==> flow/design.v (excerpt) <==
module cpu 
	(output wire [7:0] address,
	 output wire [7:0] to_memory,
	 output wire write,
	 input wire [7:0] from_memory, 
     input wire clk, reset);
        wire IR_Load;
    wire MAR_Load;
    wire PC_Load;
    wire PC_Inc;
    wire A_Load;
    wire B_Load;
    wire CCR_Load;
    wire[2:0] ALU_Sel;
    wire[1:0] Bus1_Sel, Bus2_Sel;
    wire[7:0] IR;
    wire[3:0] CCR_Result;
	control_unit ctrl_un0 (
        .IR_Load(IR_Load),
        .MAR_Load(MAR_Load),
        .PC_Load(PC_Load),
        .PC_Inc(PC_Inc),
        .A_Load(A_Load),
        .B_Load(B_Load),
        .CCR_Load(CCR_Load),
        .ALU_Sel(ALU_Sel),
        .Bus1_Sel(Bus1_Sel),
        .Bus2_Sel(Bus2_Sel),
        .write(write),
        .IR(IR),
        .CCR_Result(CCR_Result),
        .Clk(clk),
        .Reset(reset)
	);
	data_path dt_pht0 (
		.address(address),
        .to_memory(to_memory),
        .IR_out(IR),
        .CCR_Result(CCR_Result),
        .from_memory(from_memory),
        .ALU_Sel(ALU_Sel),
        .Bus1_Sel(Bus1_Sel),
        .Bus2_Sel(Bus2_Sel),
        .IR_Load(IR_Load),
        .MAR_Load(MAR_Load),
        .PC_Load(PC_Load),
        .PC_Inc(PC_Inc),
        .A_Load(A_Load),
        .B_Load(B_Load),
        .CCR_Load(CCR_Load),
        .Clk(clk),
        .Reset(reset)
	);
endmodule
Size: ~820 cells after synthesis, ~51 flip-flops, about 27 I/O pins, about 0.0062 mm² of cells after synthesis.
clock: 8.85 ns
lec_check: 0
abc_area: 0
cap_margin: 30
cell_pad_in_sites_detail_placement: 1
cell_pad_in_sites_global_placement: 0
core_aspect_ratio: 0.98
core_margin: 2
core_utilization: 34
cts_cluster_diameter: 368
place_density: 0.37
setup_slack_margin: 0.91
slew_margin: 20
tns_end_percent: 70
run.sh (not shown) runs the stock make flow with config.mk's settings and CLKGATE_MAP_FILE=.
Rerun with:
Settings changed: ABC_AREA 0 to not set, CAP_MARGIN 30 to 20, CELL_PAD_IN_SITES_DETAIL_PLACEMENT 1 to not set, CELL_PAD_IN_SITES_GLOBAL_PLACEMENT 0 to not set, CORE_ASPECT_RATIO 0.98 to not set, CORE_UTILIZATION 34 to 66, CTS_CLUSTER_DIAMETER 368 to not set, PLACE_DENSITY 0.37 to not set, SETUP_SLACK_MARGIN 0.91 to not set, TNS_END_PERCENT 70 to not set.
Clock period 8.85 ns to 4.4 ns, I/O delays scaled along.
What happened:
- cell count decreases by roughly a tenth
- via count came out higher by a few percent
- die size fell by well over a third
- worst setup slack loses 3.2 ns
Rerun with:
Settings changed: CORE_UTILIZATION 66 to 63, CTS_CLUSTER_SIZE set to 42.
Clock period 4.4 ns to 2.84 ns, I/O delays scaled along.
Effect:
- The changed run died in 5_1_grt (GRT-0232)
- synthesized area stays the same
- die size climbs by 4.6%
- synthesized cell count does not change
Rerun with:
Settings changed: CORE_UTILIZATION 63 to 68, CTS_CLUSTER_DIAMETER set to 364.
Clock period 2.84 ns to 2.79 ns, I/O delays scaled along.
Effect:
- The new run failed in 5_1_grt on GRT-0116
- synthesized cell count is unchanged
- die area went down by a little under a tenth
- area after synthesis does not change
Rerun with:
Settings changed: CORE_UTILIZATION 68 to 70, CTS_CLUSTER_DIAMETER 364 to not set, CTS_CLUSTER_SIZE 42 to 14.
Clock period 2.79 ns to 2.78 ns, I/O delays scaled along.
The new run aborted during 5_1_grt with GRT-0116.
Die area fell by 2.7%.
Synthesized cell count is unchanged.
Synthesized area does not change.
Rerun with:
Settings changed: CORE_UTILIZATION 70 to 40, CTS_CLUSTER_SIZE 14 to not set.
Clock period 2.78 ns to 5.51 ns, I/O delays scaled along.
What happened: This time the run produced a clean layout. Die size rises by 72%. Synthesized cell count is unchanged. Area after synthesis stays the same.

cpu again, from the RTL that the note above started with.
==> flow/config.mk <==
export PLATFORM = sky130hd
export DESIGN_NAME = cpu
export DESIGN_NICKNAME = cpu
export VERILOG_FILES = /design/flow/design.v
export SDC_FILE = /design/flow/constraint.sdc
export NUM_CORES = 4
export LEC_CHECK = 0
export ABC_AREA = 1
export CAP_MARGIN = 20
export CORE_ASPECT_RATIO = 1.3
export CORE_MARGIN = 2
export CORE_UTILIZATION = 72
export CTS_CLUSTER_DIAMETER = 320
export CTS_CLUSTER_SIZE = 98
export PLACE_DENSITY = 0.86
export SETUP_SLACK_MARGIN = 0.91
export SLEW_MARGIN = 20
export TNS_END_PERCENT = 10
==> flow/constraint.sdc <==
create_clock -name core_clock -period 3.07 [get_ports {clk}]
set_input_delay 0.6140 -clock core_clock [delete_from_list [all_inputs] [get_ports {clk}]]
set_output_delay 0.6140 -clock core_clock [all_outputs]
set_load 0.01 [all_outputs]
The starting point died in 5_1_grt with GRT-0232.
Change:
Settings changed: CORE_ASPECT_RATIO 1.3 to 0.92, CTS_CLUSTER_DIAMETER 320 to default, PLACE_DENSITY 0.86 to 0.35, SETUP_SLACK_MARGIN 0.91 to 0.89, TNS_END_PERCENT 10 to default.
Clock period 3.07 ns to 3.06 ns, I/O delays scaled along.
Outcome:
- The changed run did not get past 5_1_grt
- die size barely changes
- area after synthesis does not change
- synthesized cell count is unchanged
Change:
Settings changed: ABC_AREA 1 to default, CORE_ASPECT_RATIO 0.92 to default, CORE_UTILIZATION 72 to 35, CTS_CLUSTER_SIZE 98 to default, PLACE_DENSITY 0.35 to default, SETUP_SLACK_MARGIN 0.89 to default.
Clock period 3.06 ns to 9.95 ns, I/O delays scaled along.
Result:
- This time the run completed without violations
- die size came out higher by well over a third
- synthesized cell count came out lower by roughly a tenth
- area after synthesis came out higher by a few percent
Change:
Settings changed: ABC_AREA from default to 1, CORE_UTILIZATION 35 to 62, CTS_CLUSTER_SIZE from default to 94.
Clock period 9.95 ns to 7.19 ns, I/O delays scaled along.
The changed run went through all stages and came out clean.
Setup slack is worse by 1.4 ns.
Global-route usage climbs by 15 points.
Synthesized cell count rose by about 16%.
Routed wire length drops by 14%.
Area after synthesis decreases by about 4%.
Via count went up by 1.9%.
Utilization came out higher by 30 points.
Total power is higher by about 4%.
Change:
Settings changed: ABC_AREA 1 to default, CORE_UTILIZATION 62 to 64, CTS_CLUSTER_SIZE 94 to default.
Clock period 7.19 ns to 4.03 ns, I/O delays scaled along.
The changed run completed without violations.
Worst setup slack got worse by 2.6 ns.
Non-clock buffer count grows by 24.
Global-route usage grows by 3.3 points.
Sequential power grows by 110%.
Final area grows by 5.1%.
Combinational power grows by 150%.
Synthesized cell count shrinks by 13%.
Total power grows by 140%.
Die area grows by 1.1%.
Clock skew shrinks by 0.0089 ns.
Wire length grows by 15%.
Change:
Settings changed: CAP_MARGIN 20 to 30, CORE_UTILIZATION 64 to 56.
Clock period 4.03 ns to 8.0 ns, I/O delays scaled along.
Outcome: Routed wire length decreases slightly; setup slack improved by 2.4 ns; total power falls by well over a third; utilization went down by 12 points; final area decreases by a few percent; sequential power drops by well over a third; die area went up by roughly a tenth.

Starting RTL as in the previous note.
// cpu
module cpu 
	(output wire [7:0] address,
	 output wire [7:0] to_memory,
	 output wire write,
	 input wire [7:0] from_memory, 
     input wire clk, reset);
make LEC_CHECK=0 CAP_MARGIN=20 CORE_ASPECT_RATIO=0.5 CORE_MARGIN=2 CORE_UTILIZATION=47 CTS_CLUSTER_DIAMETER=339 CTS_CLUSTER_SIZE=98 PLACE_DENSITY=0.39 SETUP_SLACK_MARGIN=1.88 SLEW_MARGIN=15 TNS_END_PERCENT=15 finish   # period 8.0 ns
Change:
--- a/flow/config.mk
+++ b/flow/config.mk
@@ -11 +11 @@
-export CORE_UTILIZATION = 47
+export CORE_UTILIZATION = 67
@@ -15 +14,0 @@
-export SETUP_SLACK_MARGIN = 1.88
@@ -17 +16 @@
-export TNS_END_PERCENT = 15
+export TNS_END_PERCENT = 5
Utilization grows by 23 points.
Die size drops by 29%.
Non-clock buffer count went up by 1.
Critical path depth stays the same.
Global-route usage is higher by 11 points.
Sequential power went up by about 0.8%.
Cell area fell by 0.72%.
Change:
--- a/flow/config.mk
+++ b/flow/config.mk
@@ -9 +8,0 @@
-export CORE_ASPECT_RATIO = 0.5
@@ -11 +10 @@
-export CORE_UTILIZATION = 67
+export CORE_UTILIZATION = 47
@@ -14 +13 @@
-export PLACE_DENSITY = 0.39
+export PLACE_DENSITY = 0.43
@@ -16 +15 @@
-export TNS_END_PERCENT = 5
+export TNS_END_PERCENT = 10
Result: Core utilization shrinks by 22 points; final area grows by 0.57%; synthesized cell count stays the same; global-route usage shrinks by 11 points; final cell count grows by 5.8%; total power shrinks by 1.7%; sequential power grows by about 1%; routed wire length grows by 5.3%; register-to-register slack gains 0.23 ns; via count shrinks by 5.0%; worst setup slack gains 0.017 ns.

cpu again, from the RTL that the note above started with.
make LEC_CHECK=0 CAP_MARGIN=20 CORE_MARGIN=2 CORE_UTILIZATION=66 CTS_CLUSTER_SIZE=42 SETUP_SLACK_MARGIN=0.76 SLEW_MARGIN=20 finish   # period 2.84 ns
The starting point did not get past global routing (5_1_grt) on DPL-0038.
Rerun with:
CORE_UTILIZATION = 72   (was 66)
CTS_CLUSTER_SIZE = default   (was 42)
PLACE_DENSITY = 0.65   (was default)
SETUP_SLACK_MARGIN = default   (was 0.76)
clock period = 3.38 ns   (was 2.84 ns; I/O delays follow)
With this change the flow finished but fails on setup timing.
Die size drops by about 8%.
Synthesized cell count does not change.
Synthesized area stays the same.

Starting RTL as in the previous note.
make LEC_CHECK=0 CAP_MARGIN=20 CORE_MARGIN=2 CORE_UTILIZATION=47 CTS_CLUSTER_DIAMETER=339 CTS_CLUSTER_SIZE=12 PLACE_DENSITY=0.39 SETUP_SLACK_MARGIN=1.92 SLEW_MARGIN=15 TNS_END_PERCENT=5 finish   # period 8.0 ns
Change:
==> flow/config.mk (replaced) <==
export PLATFORM = sky130hd
export DESIGN_NAME = cpu
export DESIGN_NICKNAME = cpu
export VERILOG_FILES = /design/flow/design.v
export SDC_FILE = /design/flow/constraint.sdc
export NUM_CORES = 4
export LEC_CHECK = 0
export ABC_AREA = 1
export CAP_MARGIN = 30
export CORE_MARGIN = 2
export CORE_UTILIZATION = 56
export CTS_CLUSTER_DIAMETER = 221
export SETUP_SLACK_MARGIN = 1.0
export SLEW_MARGIN = 20
Utilization goes up by 10 points.
Die size goes down by 19%.
Fmax goes up by 17%.
Total power goes down by 22%.
Final cell count goes up by 13%.
Change:
--- a/flow/config.mk
+++ b/flow/config.mk
@@ -9 +9,3 @@
-export CAP_MARGIN = 30
+export CAP_MARGIN = 10
+export CELL_PAD_IN_SITES_GLOBAL_PLACEMENT = 1
+export CORE_ASPECT_RATIO = 0.61
@@ -11,2 +13,7 @@
-export CORE_UTILIZATION = 56
-export CTS_CLUSTER_DIAMETER = 221
+export CORE_UTILIZATION = 22
+export CTS_CLUSTER_DIAMETER = 46
+export CTS_CLUSTER_SIZE = 11
+export GPL_ROUTABILITY_DRIVEN = 1
+export GPL_TIMING_DRIVEN = 0
+export MIN_ROUTING_LAYER = met2
+export PLACE_DENSITY_LB_ADDON = 0.11
The changed run finished clean.
Area after synthesis does not change.
Hold slack got worse by 0.0035 ns.
Sequential power hardly moves.
Count of clock-buffer cells in the layout is higher by 1.
Maximum frequency is lower by 7.3%.
Setup slack got worse by 0.36 ns.
Routed wire length is higher by 32%.
Die area is higher by 150%.
Change:
--- a/flow/config.mk
+++ b/flow/config.mk
@@ -13,2 +13,2 @@
-export CORE_UTILIZATION = 22
-export CTS_CLUSTER_DIAMETER = 46
+export CORE_UTILIZATION = 45
+export CTS_CLUSTER_DIAMETER = 221
@@ -17 +16,0 @@
-export GPL_TIMING_DRIVEN = 0
What happened: Now the flow ended with an error in 5_1_grt, error GRT-0116. Synthesized area does not change. Synthesized cell count stays the same. Die size decreases by about 50%.
Power and IR drop assume default switching activity.
